==> xenon: inputs <==
==> flow/design.v (excerpt) <==
module enduro_video(iRST_n,
                    iVGA_CLK,
                    show_cars,
                    car_user_x,
                    car2_x,
                    car2_y,
                    car3_x,
                    car3_y,
                    oBLANK_n,
                    oHS,
                    oVS,
                    b_data,
                    g_data,
                    r_data);
clock: 7.62 ns
lec_check: 0
abc_area: 1
cap_margin: 20
core_margin: 2
core_utilization: 72
cts_cluster_diameter: 103
cts_cluster_size: 37
place_density_lb_addon: 0.26
slew_margin: 20
run.sh (not shown) runs the stock make flow with config.mk's settings and CLKGATE_MAP_FILE=.
==> inputs of maple, as changes to xenon <==
==> flow/config.mk (replaced) <==
export PLATFORM = sky130hd
export DESIGN_NAME = enduro_video
export DESIGN_NICKNAME = enduro_video
export VERILOG_FILES = /design/flow/design.v
export SDC_FILE = /design/flow/constraint.sdc
export NUM_CORES = 4
export LEC_CHECK = 0
export CAP_MARGIN = 20
export CORE_MARGIN = 2
export CORE_UTILIZATION = 28
export CTS_CLUSTER_DIAMETER = 398
export CTS_CLUSTER_SIZE = 98
export SLEW_MARGIN = 20
==> flow/constraint.sdc (replaced) <==
create_clock -name core_clock -period 15.0 [get_ports {iVGA_CLK}]
set_input_delay 3.0000 -clock core_clock [delete_from_list [all_inputs] [get_ports {iVGA_CLK}]]
set_output_delay 3.0000 -clock core_clock [all_outputs]
set_load 0.01 [all_outputs]
==> qor.yml <==
final_layout:
  sh_seq_area_pct: 4.93
  area_delta_synth_final_pct: 6.53
  sh_comb_area_pct: 80.6
global_routing:
  grtUsageMet1_pct: 57.8
worst_setup_path:
  reg2reg_from: "ADDR[16]"
  slowest_delay_ps: 770
  critPathKind: "reg2reg"
pwr:
  irDropWorstVdd_v: 0.0000792
  powerComb_uw: 901
place:
  post_dp_cell_area_um2: 25300
sta:
  relSlewSlack_pct: 32.1
  fmax_ghz: 0.139
outcome:
  status: "finished clean"
synthesis:
  synthCells: 3703
[end of results for xenon]
==> qor.yml <==
sta:
  relSlewSlack_pct: 28.7
  fmax_ghz: 0.116
worst_setup_path:
  slowest_delay_ps: 910
  critPathKind: "in2reg"
final_layout:
  finalInstanceArea_um2: 27600
  inverters: 164
  area_delta_synth_final_pct: 7.90
  sh_seq_area_pct: 4.59
  sh_comb_area_pct: 83.1
pwr:
  irDropWorstVdd_v: 0.0000409
  powerComb_uw: 458
synthesis:
  synthCells: 3431
  synthSimpleGateAreaFrac_pct: 22.2
routing:
  viasPerCell: 5.53
outcome:
  status: "finished clean"
[end of results for maple]

==> job 8711 <==
==> flow/design.v <==
module video_sync_generator(reset,
                            vga_clk,
                            blank_n,
                            HS,
                            VS);
input reset;
input vga_clk;
output reg blank_n;
output reg HS;
output reg VS;
parameter hori_line  = 800;                           
parameter hori_back  = 144;
parameter hori_front = 16;
parameter vert_line  = 525;
parameter vert_back  = 34;
parameter vert_front = 11;
parameter H_sync_cycle = 96;
parameter V_sync_cycle = 2;
reg [10:0] h_cnt;
reg [9:0]  v_cnt;
wire cHD,cVD,cDEN,hori_valid,vert_valid;
always@(posedge vga_clk,posedge reset)
begin
  if (reset)
  begin
     h_cnt<=11'd0;
     v_cnt<=10'd0;
  end
    else
    begin
      if (h_cnt==hori_line-1)
      begin 
         h_cnt<=11'd0;
         if (v_cnt==vert_line-1)
            v_cnt<=10'd0;
         else
            v_cnt<=v_cnt+1;
      end
      else
         h_cnt<=h_cnt+1;
    end
end
assign cHD = (h_cnt<H_sync_cycle)?1'b0:1'b1;
assign cVD = (v_cnt<V_sync_cycle)?1'b0:1'b1;
assign hori_valid = (h_cnt<(hori_line-hori_front)&& h_cnt>=hori_back)?1'b1:1'b0;
assign vert_valid = (v_cnt<(vert_line-vert_front)&& v_cnt>=vert_back)?1'b1:1'b0;
assign cDEN = hori_valid && vert_valid;
always@(posedge vga_clk)
begin
  HS<=cHD;
  VS<=cVD;
  blank_n<=cDEN;
end
endmodule
module mem_saida_seq(
    input [18:0] endereco,
    output [23:0] data_out);
wire [9:0] px = endereco % 19'd640;
wire [8:0] py = endereco / 19'd640;
wire faixa = ((py / 9'd10) % 2'd2) == 1'b1;  
reg [2:0] pixel;
always @(*) begin
    if (px < 10'd120 || px >= 10'd520)
        pixel = 3'b011;                        
    else if (px < 10'd128 || px >= 10'd512)
        pixel = faixa ? 3'b100 : 3'b111;       
    else if (px == 10'd223 || px == 10'd319 || px == 10'd414)
        pixel = 3'b111;                        
    else
        pixel = 3'b000;                        
end
assign data_out[23:16] = {8{pixel[2]}};  
assign data_out[15:8]  = {8{pixel[1]}};  
assign data_out[7:0]   = {8{pixel[0]}};  
endmodule
module draw_dynamic_cars(
input clk,
    input [18:0] addr,         
    input [23:0] bgr_data_in,
    input [5:0] CAR_WIDTH,
    input [5:0] CAR_HEIGHT,
    input [10:0] SCREEN_WIDTH,
    input [9:0] SCREEN_HEIGHT,
    input [9:0] car_user_x,
    input [8:0] CAR_USER_Y,            
    input [9:0] car2_x,               
    input [9:0] car2_y,               
    input [9:0] car3_x,               
    input [9:0] car3_y,
    input SHOW_CARS,
    output reg [23:0] bgr_data_out           
);
    wire [9:0] pixel_x = addr % SCREEN_WIDTH;
    wire [8:0] pixel_y = addr / SCREEN_WIDTH;
    always @(posedge clk) begin
		if (SHOW_CARS) begin
        	if (pixel_x >= car_user_x && pixel_x < car_user_x + CAR_WIDTH &&
            	    pixel_y >= CAR_USER_Y && pixel_y < CAR_USER_Y + CAR_HEIGHT) begin
			if (pixel_y <= (CAR_USER_Y + 1) && ((pixel_x <= (car_user_x + 4) &&
			    pixel_x >= (car_user_x + 3)) || (pixel_x <= (car_user_x + 19) && pixel_x >= (car_user_x + 18))))
				bgr_data_out = 24'hFFFFFF;
			else if ((pixel_y <= CAR_USER_Y + 10) && (pixel_y >= CAR_USER_Y + 7) && 
				(pixel_x <= car_user_x + 17) && (pixel_x >= car_user_x + 5))
				bgr_data_out = 24'hFFFFFF;
			else if ((pixel_y <= CAR_USER_Y + 29) && (pixel_y >= CAR_USER_Y + 27) && 
				(pixel_x <= car_user_x + 16) && (pixel_x >= car_user_x + 6))
				bgr_data_out = 24'hFFFFFF;
			else if (pixel_x == car_user_x + 2 || pixel_x == car_user_x + 3 ||
				 pixel_x == car_user_x + 19 || pixel_x == car_user_x + 20) begin
				if ((pixel_x == car_user_x + 2 || pixel_x == car_user_x + 20) && ((pixel_y <= CAR_USER_Y + 23)&&
				(pixel_y >= CAR_USER_Y + 13)))
				bgr_data_out = 24'hFFFFFF;
				else if ((pixel_x == car_user_x + 3 || pixel_x == car_user_x + 19) && ((pixel_y <= CAR_USER_Y + 24)&&
				(pixel_y >= CAR_USER_Y + 12)))
				bgr_data_out = 24'hFFFFFF;
				else bgr_data_out = 24'h007BFF;
			end
			else if (((pixel_y <= CAR_USER_Y + 6) && (pixel_y >= CAR_USER_Y + 3)) || 
				((pixel_y <= CAR_USER_Y + 32) && (pixel_y >= CAR_USER_Y + 29))) begin
				if (pixel_x == car_user_x || pixel_x == (car_user_x + CAR_WIDTH - 1)) 
					bgr_data_out = 24'h555555;
				else bgr_data_out = 24'h007BFF;
			end
			else if (((pixel_y == CAR_USER_Y) || (pixel_y == (CAR_USER_Y + CAR_HEIGHT - 1))) &&
    			   ((pixel_x == car_user_x) || (pixel_x == (car_user_x + CAR_WIDTH - 1)))) begin
    				bgr_data_out = 24'h000000;
			end
			else bgr_data_out = 24'h007BFF;
        	end
		else if ((pixel_y == CAR_USER_Y + 8) && (pixel_x == (car_user_x - 1) || pixel_x == (car_user_x + CAR_WIDTH))) 
			bgr_data_out = 24'h007BFF;
        	else if (pixel_x >= car2_x && pixel_x < car2_x + CAR_WIDTH &&
                	pixel_y >= car2_y && pixel_y < car2_y + CAR_HEIGHT && car2_y > 0) begin
			begin
				if (pixel_y <= (car2_y + 1) && ((pixel_x <= (car2_x + 4) &&
			    	    pixel_x >= (car2_x + 3)) || (pixel_x <= (car2_x + 19) && pixel_x >= (car2_x + 18))))
					bgr_data_out = 24'hFFFFFF;
				else if ((pixel_y <= car2_y + 10) && (pixel_y >= car2_y + 7) && 
				        (pixel_x <= car2_x + 17) && (pixel_x >= car2_x + 5))
					bgr_data_out = 24'hFFFFFF;
				else if ((pixel_y <= car2_y + 29) && (pixel_y >= car2_y + 27) && 
				        (pixel_x <= car2_x + 16) && (pixel_x >= car2_x + 6))
					bgr_data_out = 24'hFFFFFF;
				else if (pixel_x == car2_x + 2 || pixel_x == car2_x + 3 ||
				 	pixel_x == car2_x + 19 || pixel_x == car2_x + 20) begin
					if ((pixel_x == car2_x + 2 || pixel_x == car2_x + 20) && ((pixel_y <= car2_y + 23)&&
				   	   (pixel_y >= car2_y + 13)))
						bgr_data_out = 24'hFFFFFF;
					else if ((pixel_x == car2_x + 3 || pixel_x == car2_x + 19) && ((pixel_y <= car2_y + 24)&&
				        	(pixel_y >= car2_y + 12)))
						bgr_data_out = 24'hFFFFFF;
					else bgr_data_out = 24'hFF4500;
				end
				else if (((pixel_y <= car2_y + 6) && (pixel_y >= car2_y + 3)) || 
					((pixel_y <= car2_y + 32) && (pixel_y >= car2_y + 29))) begin
					if (pixel_x == car2_x || pixel_x == (car2_x + CAR_WIDTH - 1)) 
						bgr_data_out = 24'h555555;
					else bgr_data_out = 24'hFF4500;
				end
				else if (((pixel_y == car2_y) || (pixel_y == (car2_y + CAR_HEIGHT - 1))) &&
    			   		((pixel_x == car2_x) || (pixel_x == (car2_x + CAR_WIDTH - 1)))) begin
    					bgr_data_out = 24'h000000;
				end
				else bgr_data_out = 24'hFF4500;
			end
        	end
		else if ((pixel_y == car2_y + 8) && (pixel_x == (car2_x - 1) || pixel_x == (car2_x + CAR_WIDTH))) 
			bgr_data_out = 24'hFF4500;
        	else if (pixel_x >= car3_x && pixel_x < car3_x + CAR_WIDTH &&
                	pixel_y >= car3_y && pixel_y < car3_y + CAR_HEIGHT) begin
			if (pixel_y <= (car3_y + 1) && ((pixel_x <= (car3_x + 4) &&
			   pixel_x >= (car3_x + 3)) || (pixel_x <= (car3_x + 19) && pixel_x >= (car3_x + 18))))
				bgr_data_out = 24'hFFFFFF;
			else if ((pixel_y <= car3_y + 10) && (pixel_y >= car3_y + 7) && 
				(pixel_x <= car3_x + 17) && (pixel_x >= car3_x + 5))
				bgr_data_out = 24'hFFFFFF;
			else if ((pixel_y <= car3_y + 29) && (pixel_y >= car3_y + 27) && 
				(pixel_x <= car3_x + 16) && (pixel_x >= car3_x + 6))
				bgr_data_out = 24'hFFFFFF;
			else if (pixel_x == car3_x + 2 || pixel_x == car3_x + 3 ||
				 pixel_x == car3_x + 19 || pixel_x == car3_x + 20) begin
				if ((pixel_x == car3_x + 2 || pixel_x == car3_x + 20) && ((pixel_y <= car3_y + 23)&&
				  (pixel_y >= car3_y + 13)))
					bgr_data_out = 24'hFFFFFF;
				else if ((pixel_x == car3_x + 3 || pixel_x == car3_x + 19) && ((pixel_y <= car3_y + 24)&&
				        (pixel_y >= car3_y + 12)))
					bgr_data_out = 24'hFFFFFF;
				else bgr_data_out = 24'hFF4500;
			end
			else if (((pixel_y <= car3_y + 6) && (pixel_y >= car3_y + 3)) || 
				((pixel_y <= car3_y + 32) && (pixel_y >= car3_y + 29))) begin
				if (pixel_x == car3_x || pixel_x == (car3_x + CAR_WIDTH - 1)) 
					bgr_data_out = 24'h555555;
				else bgr_data_out = 24'hFF4500;
			end
			else if (((pixel_y == car3_y) || (pixel_y == (car3_y + CAR_HEIGHT - 1))) &&
    			   	((pixel_x == car3_x) || (pixel_x == (car3_x + CAR_WIDTH - 1)))) begin
    				bgr_data_out = 24'h000000;
			end
			else bgr_data_out = 24'hFF4500;
        	end
		else if ((pixel_y == car3_y + 8) && (pixel_x == (car3_x - 1) || pixel_x == (car3_x + CAR_WIDTH))) 
			bgr_data_out = 24'hFF4500;
		else bgr_data_out = bgr_data_in;
		end
		else bgr_data_out = bgr_data_in;
    end
endmodule
module enduro_video(iRST_n,
                    iVGA_CLK,
                    show_cars,
                    car_user_x,
                    car2_x,
                    car2_y,
                    car3_x,
                    car3_y,
                    oBLANK_n,
                    oHS,
                    oVS,
                    b_data,
                    g_data,
                    r_data);
input iRST_n;
input iVGA_CLK;
input show_cars;
input [9:0] car_user_x;
input [9:0] car2_x;
input [9:0] car2_y;
input [9:0] car3_x;
input [9:0] car3_y;
output reg oBLANK_n;
output reg oHS;
output reg oVS;
output [7:0] b_data;
output [7:0] g_data;
output [7:0] r_data;
wire rst;
reg [18:0] ADDR;
wire [9:0] SCREEN_HEIGHT;
wire [10:0] SCREEN_WIDTH;
wire [5:0] CAR_WIDTH, CAR_HEIGHT;
wire [8:0] CAR_USER_Y;
wire [23:0] BGR_data_out;
assign SCREEN_HEIGHT = 10'd480;
assign SCREEN_WIDTH = 11'd640;
assign CAR_WIDTH = 6'd23;
assign CAR_HEIGHT = 6'd36;
assign CAR_USER_Y = SCREEN_HEIGHT - CAR_HEIGHT;
wire [23:0] bgr_data_raw;
wire cBLANK_n,cHS,cVS;
assign rst = ~iRST_n;
video_sync_generator LTM_ins (.vga_clk(iVGA_CLK),
                              .reset(rst),
                              .blank_n(cBLANK_n),
                              .HS(cHS),
                              .VS(cVS));
always@(posedge iVGA_CLK, negedge iRST_n)
begin
  if (!iRST_n)
     ADDR<=19'd0;
  else if (cHS==1'b0 && cVS==1'b0)
     ADDR<=19'd0;
  else if (cBLANK_n==1'b1)
     ADDR<=ADDR+1;
end
    draw_dynamic_cars draw_cars(
			.clk(iVGA_CLK),
        .addr(ADDR),
        .bgr_data_in(bgr_data_raw),
        .bgr_data_out(BGR_data_out),
			.SHOW_CARS(show_cars),
        .CAR_WIDTH(CAR_WIDTH),
        .CAR_HEIGHT(CAR_HEIGHT),
        .SCREEN_WIDTH(SCREEN_WIDTH),
        .SCREEN_HEIGHT(SCREEN_HEIGHT),
			.CAR_USER_Y(CAR_USER_Y),
        .car_user_x(car_user_x),
        .car2_x(car2_x),
        .car2_y(car2_y),
        .car3_x(car3_x),
        .car3_y(car3_y)
    );
mem_saida_seq memu0 (
    .endereco(ADDR),
	.data_out(bgr_data_raw)
);
assign b_data = BGR_data_out[7:0];
assign g_data = BGR_data_out[15:8];
assign r_data = BGR_data_out[23:16];
always@(posedge iVGA_CLK)
begin
  oHS<=cHS;
  oVS<=cVS;
  oBLANK_n<=cBLANK_n;
end
endmodule
==> flow/run.sh <==
#!/bin/bash
# the make line also repeats each setting of config.mk as NAME=value (left out here)
make -C /OpenROAD-flow-scripts/flow DESIGN_CONFIG=/design/flow/config.mk WORK_HOME=/design/flow/orfs CLKGATE_MAP_FILE= finish
==> flow/config.mk <==
export PLATFORM = sky130hd
export DESIGN_NAME = enduro_video
export DESIGN_NICKNAME = enduro_video
export VERILOG_FILES = /design/flow/design.v
export SDC_FILE = /design/flow/constraint.sdc
export NUM_CORES = 4
export LEC_CHECK = 0
export CAP_MARGIN = 5
export CORE_MARGIN = 2
export CORE_UTILIZATION = 72
export CTS_CLUSTER_DIAMETER = 358
export CTS_CLUSTER_SIZE = 41
export HOLD_SLACK_MARGIN = -0.04
export SETUP_SLACK_MARGIN = 0.82
export SLEW_MARGIN = 10
==> flow/constraint.sdc <==
create_clock -name core_clock -period 6.32 [get_ports {iVGA_CLK}]
set_input_delay 1.2640 -clock core_clock [delete_from_list [all_inputs] [get_ports {iVGA_CLK}]]
set_output_delay 1.2640 -clock core_clock [all_outputs]
set_load 0.01 [all_outputs]
==> job 7525: changes against job 8711 <==
==> flow/config.mk (replaced) <==
export PLATFORM = sky130hd
export DESIGN_NAME = enduro_video
export DESIGN_NICKNAME = enduro_video
export VERILOG_FILES = /design/flow/design.v
export SDC_FILE = /design/flow/constraint.sdc
export NUM_CORES = 4
export LEC_CHECK = 0
export CAP_MARGIN = 20
export CORE_MARGIN = 2
export CORE_UTILIZATION = 69
export CTS_CLUSTER_SIZE = 99
export SLEW_MARGIN = 20
==> flow/constraint.sdc (replaced) <==
create_clock -name core_clock -period 13.3 [get_ports {iVGA_CLK}]
set_input_delay 2.6600 -clock core_clock [delete_from_list [all_inputs] [get_ports {iVGA_CLK}]]
set_output_delay 2.6600 -clock core_clock [all_outputs]
set_load 0.01 [all_outputs]
==> ci_impl_report.md <==
### Metrics collected by this job

| Metric | Value |
|---|---|
| Status | `finished clean` |
| Placed instance area | `26,500 um^2` |
| Measured slew at the worst slew-check pin | `1.05 ns` |
| Routed wire length on met3 | `9690 um` |
| Number of standard cells in the layout, taps in and fillers out | `3,861` |
| Via-to-Cell Ratio | `6.98` |
| Multi-input gate share of total cell area | `0.860` |
| Fill cells | `3,021` |
| Clock tree cell share of total cell area | `0.00643` |
| Post-CTS Setup Repair Bufs | `0` |
| All-layer global routing usage | `0.434` |
| Worst setup slack after placement | `5.00 ns` |
| Wire length of the first global-routing pass | `136,000 um` |
| RSZ-0062 raised after global routing | `false` |
| Final worst-path cycle share | `0.628` |
| Fin crit period | `8.36 ns` |
| Area occupied by multi-input gates | `22,900 um^2` |
| Static leakage | `12.2 nW` |
| Antenna violations before repair | `1` |
-- figures above: job 7525

==> ci_impl_report.md <==
### Metrics collected by this job

| Metric | Value |
|---|---|
| Fill cells | `2,150` |
| Area occupied by multi-input gates | `23,700 um^2` |
| Fin crit period | `6.68 ns` |
| Final count of negative-setup-slack endpoints | `7` |
| Number of standard cells in the layout, taps in and fillers out | `4,190` |
| Worst setup slack after placement | `-0.523 ns` |
| Failing Checks | `negative setup slack` |
| Via-to-Cell Ratio | `7.06` |
| Worst setup slack after layout | `-0.364 ns` |
| All-layer global routing usage | `0.494` |
| Antenna violations before repair | `3` |
| Routed wire length on met3 | `12,300 um` |
| Final worst-path cycle share | `1.06` |
| Post-CTS Setup Repair Bufs | `30` |
| Largest cell class by area | `combinational gates` |
| Wire length of the first global-routing pass | `147,000 um` |
| Status | `complete, but fails checks` |
| Die Outline Area | `37,000 um^2` |
-- figures above: job 8711

Power figures rest on the tool's default switching activity, not on a simulated workload.
